==> juniper: inputs <==
==> flow/design.v (excerpt) <==
module SP_wocg(
	clk,
	rst_n,
	in_valid,
	in_data,
	in_mode,
	out_valid,
	out_data
);
clock: 5.19 ns
lec_check: 0
abc_area: 1
cap_margin: 40
cell_pad_in_sites_global_placement: 0
core_margin: 2
core_utilization: 70
max_routing_layer: met4
place_density: 0.64
setup_slack_margin: -0.42
slew_margin: 20
synth_memory_max_bits: 16384
run.sh (not shown) runs the stock make flow with config.mk's settings and CLKGATE_MAP_FILE=.
==> inputs of tundra, as changes to juniper <==
- ABC_AREA: 1 -> default
- CAP_MARGIN: 40 -> 10
- CELL_PAD_IN_SITES_GLOBAL_PLACEMENT: 0 -> 1
- CTS_CLUSTER_SIZE: default -> 36
- MAX_ROUTING_LAYER: met4 -> default
- SETUP_SLACK_MARGIN: -0.42 -> 0.97
==> flow/constraint.sdc (replaced) <==
create_clock -name core_clock -period 6.64 [get_ports {clk}]
set_input_delay 1.3280 -clock core_clock [delete_from_list [all_inputs] [get_ports {clk}]]
set_output_delay 1.3280 -clock core_clock [all_outputs]
set_load 0.01 [all_outputs]
==> results <==
quantity                                                                                 tundra         juniper
Post-synthesis adder-cell area fraction                                                   25.1%           24.9%
Share of synthesized area occupied by flip-flops and latches                              21.8%           21.7%
MUX share of area                                                                         6.45%         0.0688%
Instance tally after logic synthesis                                                      6,860           8,443
Number of cell instances after yosys synthesis                                            6,860           8,443
Initial core utilization                                                                  70.4%           70.5%
Post-synthesis chip area from yosys                                                 59,700 um^2     60,100 um^2
DIE WIDTH                                                                                296 um          297 um
Post-Syn Area                                                                       59,700 um^2     60,100 um^2
CORE AREA                                                                           84,900 um^2     85,100 um^2
Warnings, synthesis                                                                          14              14
Async SR Flop Fraction                                                                     100%            100%
Number of distinct library cells after synthesis                                            122              69
Average cell area after synthesis                                                     8.70 um^2       7.11 um^2
Floorplan net count                                                                       7,824           9,407
AND-OR/OR-AND share of the synthesized area                                               20.7%           13.9%
Fraction of synthesized cell area taken by the top area cell type                         21.8%           21.7%
Die height                                                                               296 um          297 um
XOR-XNOR Cells, Area Fraction                                                             4.26%           4.30%
Run status                                                                       did not finish  did not finish
Failing step                                                       global placement without I/O  global routing
Post-Synth Simple-Gate Area                                                               15.2%           23.8%
Area enclosed by the die boundary                                                   87,700 um^2     88,100 um^2

* * *

==> inputs of 12-01 <==
Starting RTL as in the previous note.
==> flow/config.mk <==
export PLATFORM = sky130hd
export DESIGN_NAME = SP_wocg
export DESIGN_NICKNAME = SP_wocg
export VERILOG_FILES = /design/flow/design.v
export SDC_FILE = /design/flow/constraint.sdc
export NUM_CORES = 4
export LEC_CHECK = 0
export ABC_AREA = 1
export CAP_MARGIN = 10
export CELL_PAD_IN_SITES_GLOBAL_PLACEMENT = 0
export CORE_MARGIN = 2
export CORE_UTILIZATION = 72
export CTS_CLUSTER_DIAMETER = 188
export CTS_CLUSTER_SIZE = 80
export HOLD_SLACK_MARGIN = 0.3
export PLACE_DENSITY_LB_ADDON = 0.2
export SETUP_SLACK_MARGIN = 1.23
export SLEW_MARGIN = 20
export SYNTH_MEMORY_MAX_BITS = 16384
==> flow/constraint.sdc <==
create_clock -name core_clock -period 5.07 [get_ports {clk}]
set_input_delay 1.0140 -clock core_clock [delete_from_list [all_inputs] [get_ports {clk}]]
set_output_delay 1.0140 -clock core_clock [all_outputs]
set_load 0.01 [all_outputs]
==> 02-13: changes against 12-01 <==
==> flow/config.mk (replaced) <==
export PLATFORM = sky130hd
export DESIGN_NAME = SP_wocg
export DESIGN_NICKNAME = SP_wocg
export VERILOG_FILES = /design/flow/design.v
export SDC_FILE = /design/flow/constraint.sdc
export NUM_CORES = 4
export LEC_CHECK = 0
export CAP_MARGIN = 20
export CORE_MARGIN = 2
export CORE_UTILIZATION = 39
export GPL_TIMING_DRIVEN = 0
export SLEW_MARGIN = 20
export SYNTH_MEMORY_MAX_BITS = 16384
==> flow/constraint.sdc (replaced) <==
create_clock -name core_clock -period 8.0 [get_ports {clk}]
set_input_delay 1.6000 -clock core_clock [delete_from_list [all_inputs] [get_ports {clk}]]
set_output_delay 1.6000 -clock core_clock [all_outputs]
set_load 0.01 [all_outputs]
==> flow_summary.json <==
{
  "status": "complete, no violations",
  "synthAoiAreaFrac": 0.207,
  "synth_stat.cells": 6860,
  "yosys.area_share.simple": 0.152,
  "topCellsByArea": "dfrtp_1 22%, fa_1 14%, ha_1 11%",
  "cts_max_level": 2,
  "placeableCoreArea_um2": 152000,
  "cts_inserted_buffers": 61,
  "die_x_um": 395,
  "gr-usage-all-layers": 0.240,
  "placed_cells_incl_taps": 8923,
  "dp_hpwl_um": 151000,
  "routabilityCongestion": 0.950
}
The numbers above come from 02-13.

==> flow_summary.json <==
{
  "toolErrorMsg": "[ERROR GRT-0232] Routing congestion too high. Check the congestion heatmap in the GUI.",
  "yosysWarnings": 14,
  "dp_hpwl_um": 153000,
  "topCellsByArea": "dfrtp_1 22%, fa_1 14%, nand2_1 13%",
  "clk_path_buf_depth": 3,
  "gr-usage-all-layers": 0.940,
  "placed_cells_incl_taps": 10100,
  "yosysTopAreaCellShare": 0.217,
  "routabilityCongestion": 1.01,
  "yosys.area_share.simple": 0.238,
  "die_x_um": 293,
  "cts_inserted_buffers": 11,
  "cts_max_level": 1,
  "stop_stage": "5_1_grt",
  "synth_stat.cells": 8443,
  "status": "stopped before the end"
}
The numbers above come from 12-01.

